==> flow/design.v <==
`timescale 1ns / 1ps
module booth(
    input clk,
    input load,
    input reset,
    input [31:0] M,  
    input [31:0] Q,  
    output reg [63:0] P,  
    output done           
    );
    reg signed [63:0] A;                
    reg signed [31:0] Q_temp;            
    reg signed [31:0] M_temp;            
    reg [4:0] Count;                       
    reg Q_minus_one;                     
    always @(posedge clk)
    begin
        if (reset == 1) 
        begin
            A = 64'b0;
            Q_minus_one = 0;
            P = 64'b0;
            Q_temp = 32'b0;
            M_temp = 32'b0;
            Count = 5'd16;
        end
        else if (load == 1)
        begin
            Q_temp = Q;
            M_temp = M;
            A = 64'b0;    
            Q_minus_one = 0;  
            Count = 5'd16;    
        end
        else if (Count > 5'd0)
        begin
            case ({Q_temp[1:0], Q_minus_one})
                3'b000, 3'b111:   
                    begin
                    end
                3'b001, 3'b010:   
                    begin
                        A = A + {{32{M_temp[31]}}, M_temp};
                    end
                3'b011:   
                    begin
                        A = A + ({{32{M_temp[31]}}, M_temp} << 1); 
                    end
                3'b100:   
                    begin
                        A = A - ({{32{M_temp[31]}}, M_temp} << 1); 
                    end
                3'b101, 3'b110:   
                    begin
                        A = A - {{32{M_temp[31]}}, M_temp}; 
                    end
            endcase
            Q_minus_one = Q_temp[1];
            Q_temp = {A[1:0], Q_temp[31:2]};   
            A = {A[63], A[63:2]};   
            Count = Count - 1'b1;
        end
        else
        begin
            Count = 5'b0;
        end
        P = {A[31:0], Q_temp};
    end
    assign done = (Count == 5'd0);
endmodule
==> flow/config.mk <==
export PLATFORM = sky130hd
export DESIGN_NAME = booth
export DESIGN_NICKNAME = booth
export VERILOG_FILES = /design/flow/design.v
export SDC_FILE = /design/flow/constraint.sdc
export NUM_CORES = 4
export LEC_CHECK = 0
export CAP_MARGIN = 5
export CORE_MARGIN = 2
export CORE_UTILIZATION = 70
export CTS_CLUSTER_SIZE = 88
export MIN_ROUTING_LAYER = met1
export SETUP_SLACK_MARGIN = 0.08
export SLEW_MARGIN = 20
==> flow/constraint.sdc <==
create_clock -name core_clock -period 5.56 [get_ports {clk}]
set_input_delay 1.1120 -clock core_clock [delete_from_list [all_inputs] [get_ports {clk}]]
set_output_delay 1.1120 -clock core_clock [all_outputs]
set_load 0.01 [all_outputs]
run.sh (not shown) runs the stock make flow with config.mk's settings and CLKGATE_MAP_FILE=.
The baseline went through all stages and came out clean.
Edit:
- ABC_AREA: default -> 1
- CORE_UTILIZATION: 70 -> 40
- CTS_CLUSTER_DIAMETER: default -> 249
- CTS_CLUSTER_SIZE: 88 -> 98
- PLACE_DENSITY: default -> 0.36
- TNS_END_PERCENT: default -> 30
- clock period: 5.56 -> 7.9 ns (I/O delays scaled with it)
Outcome: Wire length is higher by 67%; worst setup slack improves by 2.1 ns; design area went up by about 26%; die size is higher by about 120%; global-route usage fell by 10 points; first-iteration DRC count came out higher by 6.8%; critical path depth came out higher by 1; combinational power came out lower by about 30%; area after synthesis increases by 28%.

========
Starts from the design.v that is shown in full above.
clock: 6.53 ns
lec_check: 0
cap_margin: 20
core_margin: 2
core_utilization: 24
slew_margin: 20
The first run passed the timing, design-rule and antenna checks.
Edit:
Settings changed: CORE_UTILIZATION 24 to 72, CTS_CLUSTER_DIAMETER set to 199, CTS_CLUSTER_SIZE set to 95, TNS_END_PERCENT set to 15.
Clock period 6.53 ns to 5.23 ns, I/O delays scaled along.
What happened:
- The changed run ran to the end with violations: setup timing
- non-clock buffer count came out higher by 58
- flip-flop count does not change
- final cell count drops by 17%
- synthesized area is unchanged
- total power rises by about 30%
- via count rises by 12%
Edit:
Settings changed: ABC_AREA set to 0, CAP_MARGIN 20 to 40, CTS_CLUSTER_DIAMETER 199 to 391, CTS_CLUSTER_SIZE 95 to 98, PLACE_DENSITY set to 0.86.
Clock period 5.23 ns to 4.39 ns, I/O delays scaled along.
Outcome: The new run did not get past 4_1_cts on DPL-0033; die size is unchanged; area after synthesis stays the same; synthesized cell count stays the same.

========
## north
Starts from the design.v that is shown in full above.
clock: 10.0 ns
lec_check: 0
cap_margin: 20
core_aspect_ratio: 0.7
core_margin: 5
core_utilization: 40
setup_slack_margin: 0.11
slew_margin: 20
diff inputs: north => south
-- flow/config.mk --
<<< north, line 8
export CAP_MARGIN = 20
export CORE_ASPECT_RATIO = 0.7
export CORE_MARGIN = 5
export CORE_UTILIZATION = 40
export SETUP_SLACK_MARGIN = 0.11
export SLEW_MARGIN = 20
>>> south, line 8
export CAP_MARGIN = 20
export CORE_MARGIN = 2
export CORE_UTILIZATION = 14
export SLEW_MARGIN = 20
## What came out
north → south: clock-pin slew of the registers on the worst-case setup and hold paths flat; share of total power in sequential cells down 0.9 points.
Per the comparison of south with north, worst slack after detailed placement moved up; worst hold slack level.
Looking at switching power as a share of total power across south and north, the one that comes out lower is south.
The run showing the greater final design instance area without fill is south.
For maximum ir drop on the vdd rail, dividing the value from south by the value from north gives 1.4.
Diff north -> south | power dissipated in combinational cells | decrease of about 1%
## Diff of input files: east against south
-- flow/config.mk --
<<< south, line 8
export CAP_MARGIN = 20
export CORE_MARGIN = 2
export CORE_UTILIZATION = 14
export SLEW_MARGIN = 20
>>> east, line 8
export CAP_MARGIN = 20
export CELL_PAD_IN_SITES_GLOBAL_PLACEMENT = 1
export CORE_ASPECT_RATIO = 0.7
export CORE_MARGIN = 9
export CORE_UTILIZATION = 40
export CTS_CLUSTER_DIAMETER = 136
export CTS_CLUSTER_SIZE = 31
export GPL_ROUTABILITY_DRIVEN = 0
export MAX_ROUTING_LAYER = met4
export SETUP_SLACK_MARGIN = 0.11
export SLEW_MARGIN = 20
Results
- met5 as the highest layer used for signal routing was reported by south, and met4 by east.
- Looking at die width across south and east, the one that comes out lower is east.
- Per the comparison of east with south, non-clock buffer count has increased; power has decreased; via count has increased; average cell area after synthesis has remained practically unchanged.
What west does differently from east at the input level:
==> flow/config.mk <==
export PLATFORM = sky130hd
export DESIGN_NAME = booth
export DESIGN_NICKNAME = booth
export VERILOG_FILES = /design/flow/design.v
export SDC_FILE = /design/flow/constraint.sdc
export NUM_CORES = 4
export LEC_CHECK = 0
export CAP_MARGIN = 25
export CELL_PAD_IN_SITES_DETAIL_PLACEMENT = 2
export CELL_PAD_IN_SITES_GLOBAL_PLACEMENT = 3
export CORE_ASPECT_RATIO = 0.7
export CORE_MARGIN = 9
export CORE_UTILIZATION = 40
export CTS_CLUSTER_DIAMETER = 136
export CTS_CLUSTER_SIZE = 77
export GPL_ROUTABILITY_DRIVEN = 0
export HOLD_SLACK_MARGIN = -0.01
export MAX_ROUTING_LAYER = met4
export MIN_ROUTING_LAYER = met2
export PLACE_DENSITY_LB_ADDON = 0.08
export SLEW_MARGIN = 20
Results
west: GRT-0116 in global routing (5_1_grt) -> run aborted. From west to east, I/O pin count did not move at all. Diff east..west | area share of fa/ha/maj cells after synthesis | unchanged. Number of cells after detailed placement delta (east -> west): insignificant. Relative to east, the post-DP HPWL measured on west has increased by more than 10%. From east to west the numbers moved as follows: mean post-synth cell area has remained practically unchanged, number of nets produced by synthesis comparable, minimum setup slack after placement now sits lower. TritonCTS sink count: west vs east identical. Reported for east and west, maximum root-to-sink buffer count turned out identical to the last digit. | overall die area | west vs east | ≈ equal |.
Power and IR drop assume default switching activity.
